## bfp_comp
module bfp_comp (
    input logic clk,
    input logic rst,
    input logic  [63:0] s_axis_tdata,
    input logic  [ 7:0] s_axis_tkeep,
    input logic s_axis_tvalid,
    input logic s_axis_tlast,
    input logic  [31:0] s_axis_tuser,
    output logic [63:0] m_axis_tdata,
    output logic [ 7:0] m_axis_tkeep,
    output logic m_axis_tvalid,
    output logic m_axis_tlast,
    output logic [31:0] m_axis_tuser,
    input logic  [ 3:0] ctrl_ud_comp_meth,
    input logic  [ 3:0] ctrl_ud_iq_width
);
  logic [63:0] s_axis_tdata_reversed;
  logic [63:0] data0;
  logic        valid0;
  logic        last0;
  logic [31:0] user0;
  logic        sync0;
  logic [ 3:0] ud_iq_width;
  logic [63:0] d0_data;
  logic [ 2:0] d0_state;
  logic        d0_valid;
  logic        d0_sync;
  logic        d0_last;
  logic [31:0] fifo_din;
  logic        fifo_wr;
  logic [31:0] fifo_dout;
  logic        fifo_rd;
  assign s_axis_tdata_reversed = bfp_pkg::byte_reverse(s_axis_tdata);
  always_ff @(posedge clk) begin
    data0  <= s_axis_tdata_reversed;
    valid0 <= s_axis_tvalid;
    last0  <= s_axis_tlast;
    user0  <= s_axis_tuser;
  end
  always_ff @(posedge clk) begin
    if (rst || (valid0 && last0)) begin
      sync0 <= 1'b0;
    end else if (valid0) begin
      sync0 <= 1'b1;
    end
  end
  ...
Size in the first run: about 6600 cells after synthesis, roughly 2300 flip-flops, roughly 220 I/O pins, ~94000 um^2 of cells after synthesis.
export LEC_CHECK = 0
export ABC_AREA = 0
export CAP_MARGIN = 15
export CORE_MARGIN = 2
export CORE_UTILIZATION = 70
export CTS_CLUSTER_SIZE = 35
export HOLD_SLACK_MARGIN = 0.29
export MAX_ROUTING_LAYER = met5
export PLACE_DENSITY = 0.6
export SETUP_SLACK_MARGIN = 0.84
export SLEW_MARGIN = 20
create_clock -name core_clock -period 3.47 [get_ports {clk}]
run.sh (not shown) runs the stock make flow with config.mk's settings and CLKGATE_MAP_FILE=.
The starting point finished but fails on negative setup slack.
==> next run, changes <==
Settings changed: ABC_AREA 0 to not set, CAP_MARGIN 15 to 20, CORE_UTILIZATION 70 to 62, CTS_CLUSTER_SIZE 35 to not set, HOLD_SLACK_MARGIN 0.29 to not set, MAX_ROUTING_LAYER met5 to not set, PLACE_DENSITY 0.6 to not set, SETUP_SLACK_MARGIN 0.84 to not set.
Clock period 3.47 ns to 6.06 ns, I/O delays scaled along.
What happened:
- The changed run went through all stages and came out clean
- synthesized cell count stays the same
- clock-buffer cell count rises by 5
- sequential share of layout area climbs by 5.5 points
==> next run, changes <==
Settings changed: CORE_UTILIZATION 62 to 23.
Clock period 6.06 ns to 9.59 ns, I/O delays scaled along.
Result: Clock-buffer cell count fell by 10; setup slack gains 3.4 ns; cell count is higher by about 40%; routed wire length went up by 5.4%; die size climbs to 2.7 times its value; hold slack hardly moves; sequential cell count does not change; via count barely changes; synthesized area is unchanged; sequential power fell by about 37%.
==> next run, changes <==
Settings changed: CORE_UTILIZATION 23 to 72, CTS_CLUSTER_DIAMETER set to 117, TNS_END_PERCENT set to 5.
Clock period 9.59 ns to 1.94 ns, I/O delays scaled along.
Now the flow did not get past 5_1_grt, error GRT-0116.
Die area went down by 68%.
Synthesized area is unchanged.
Synthesized cell count is unchanged.
==> next run, changes <==
Settings changed: CORE_UTILIZATION 72 to 68, CTS_CLUSTER_DIAMETER 117 to 97, TNS_END_PERCENT 5 to not set.
Clock period 1.94 ns to 5.86 ns, I/O delays scaled along.
The changed run finished with timing, DRC and antenna clean; synthesized cell count stays the same; die area increases by a few percent; synthesized area stays the same.

========
== wip/raven ==
Starting RTL as in the previous note.
// bfp_comp
module bfp_comp (
    input logic clk,
    input logic rst,
    input logic  [63:0] s_axis_tdata,
    input logic  [ 7:0] s_axis_tkeep,
    input logic s_axis_tvalid,
    input logic s_axis_tlast,
    input logic  [31:0] s_axis_tuser,
    output logic [63:0] m_axis_tdata,
    output logic [ 7:0] m_axis_tkeep,
    output logic m_axis_tvalid,
    output logic m_axis_tlast,
    output logic [31:0] m_axis_tuser,
    input logic  [ 3:0] ctrl_ud_comp_meth,
    input logic  [ 3:0] ctrl_ud_iq_width
);
  logic [63:0] s_axis_tdata_reversed;
  logic [63:0] data0;
  logic        valid0;
  logic        last0;
  logic [31:0] user0;
  logic        sync0;
  logic [ 3:0] ud_iq_width;
  logic [63:0] d0_data;
  logic [ 2:0] d0_state;
  logic        d0_valid;
  logic        d0_sync;
  logic        d0_last;
  logic [31:0] fifo_din;
  logic        fifo_wr;
  logic [31:0] fifo_dout;
  logic        fifo_rd;
  assign s_axis_tdata_reversed = bfp_pkg::byte_reverse(s_axis_tdata);
  always_ff @(posedge clk) begin
    data0  <= s_axis_tdata_reversed;
    valid0 <= s_axis_tvalid;
    last0  <= s_axis_tlast;
    user0  <= s_axis_tuser;
  end
  always_ff @(posedge clk) begin
    if (rst || (valid0 && last0)) begin
      sync0 <= 1'b0;
  ...
clock: 3.64 ns
lec_check: 0
cap_margin: 20
core_aspect_ratio: 1.19
core_margin: 2
core_utilization: 40
gpl_timing_driven: 0
setup_slack_margin: 0.68
slew_margin: 35
Every stage of wip/raven finished as expected; the final checks, on the other hand, flagged setup timing, which means the layout fails.
For wip/violet, these inputs were changed with respect to wip/raven:
Settings: GPL_TIMING_DRIVEN: 0 -> unset; CTS_CLUSTER_SIZE: unset -> 99; CORE_ASPECT_RATIO: 1.19 -> unset; CORE_UTILIZATION: 40 -> 72; SLEW_MARGIN: 35 -> 20; SETUP_SLACK_MARGIN: 0.68 -> unset; CTS_CLUSTER_DIAMETER: unset -> 117; the clock period (ns, I/O delays scaled along): 3.64 -> 1.94.
### Flow results
- Status(wip/violet) = ERROR, stage = 5_1_grt
- For buffer count from post-CTS setup fixing, dividing the value from wip/raven by the value from wip/violet gives 0.852.
- Changes observed in wip/violet relative to wip/raven: floorplan die height went down, post-CTS resize count has decreased, count of distinct cell types in the synthesized netlist saw little to no change, TritonCTS buffer count went down, synthesized-area fraction occupied by ao, oa, aoi and oai cells saw little to no change.
- Number of rows in the core area shrinks by more than a quarter when moving from wip/raven to wip/violet.
- wip/violet gives more initial core utilization than wip/raven did.
diff inputs: wip/violet => wip/tundra
Settings: putting TNS_END_PERCENT at 5 where nothing was set; swapping 117 for 397 in CTS_CLUSTER_DIAMETER; swapping 99 for 10 in CTS_CLUSTER_SIZE.
==> results <==
The flow ended early for wip/tundra: it failed with a tool error in 5_1_grt. Diff wip/violet..wip/tundra | number of storage elements in the synthesis netlist | unchanged. Delta (wip/tundra minus wip/violet): deepest level of the CTS H-tree rose by 3; post-placement cell count stayed essentially flat; maximum root-to-sink buffer count rose by 1; instance area after placement stayed essentially flat; horizontal die dimension stayed essentially flat.
## Diff of input files: wip/xenon against wip/tundra
Settings: setting ABC_AREA to 1 for the first time; changing CAP_MARGIN from 20 to 10; removing CTS_CLUSTER_SIZE (formerly 10); changing CTS_CLUSTER_DIAMETER from 397 to 246; removing TNS_END_PERCENT (formerly 5); changing the clock period (ns, I/O delays scaled along) from 1.94 to 3.38.
==> comparison <==
- wip/xenon vs. wip/tundra: deepest level of the CTS H-tree went down by 1.
- wip/tundra -> wip/xenon: area of the synthesized netlist per yosys stat decreased slightly
- Delta (wip/xenon minus wip/tundra): post-synth net total rose by 25%; post-synthesis compound-gate area fraction fell by 5.7 points; maximum number of buffers from clock root to sink fell by 1.
- wip/xenon completed end to end; final checks failed (setup timing).
diff inputs: wip/xenon => wip/garnet
Settings: a change of CTS_CLUSTER_DIAMETER from 246 to 215; a change of CAP_MARGIN from 10 to 15; an added SETUP_SLACK_MARGIN of -0.32; a change of the clock period (ns, I/O delays scaled along) from 3.38 to 3.36.
--- outcome ---
Status wip/garnet: flow complete, layout not clean - setup timing
Final cell count delta (wip/garnet -> wip/xenon): insignificant
wip/garnet ended with more total via count after detailed routing than wip/xenon.
From wip/xenon to wip/garnet the numbers moved as follows: routed wire length on met3 went up about 0.55%, total global routing track utilization went up 0.45 points, power went up 1.6 mW, flip-flop count held.
The arrival time of data at the critical path endpoint reported for wip/garnet is greater than that of wip/xenon by 170 ps.
Modified inputs, wip/juniper compared to wip/garnet
Settings: a change of CORE_UTILIZATION from 72 to 70; an added MAX_ROUTING_LAYER of met5; a change of CTS_CLUSTER_DIAMETER from 215 to 205; a deleted SETUP_SLACK_MARGIN that had been -0.32; an added PLACE_DENSITY of 0.6.
Findings:
wip/juniper: proportion of power drawn by combinational gates 0.5 points above wip/garnet
Sort wip/juniper and wip/garnet by maximum clock rate desc -> top: wip/juniper
~same logic area in wip/juniper and wip/garnet
Against wip/garnet, wip/juniper reports a post-route worst setup slack that is higher.
wip/juniper vs. wip/garnet: combinational power comparable; pin slew with the least headroom to its limit now larger.
Layout checks on wip/juniper: not met. Flow itself completed; violations: setup timing.
The reported sequential group power was comparable across wip/juniper and wip/garnet.
Global-route wire length before repair | wip/juniper below wip/garnet
wip/juniper reports a lower area growth from synthesis to layout than wip/garnet does.
Per the comparison of wip/juniper with wip/garnet, count of mapped cells out of synthesis neither gained nor lost much; number of gates resized after cts lost 10.
Power figures rest on the tool's default switching activity, not on a simulated workload.
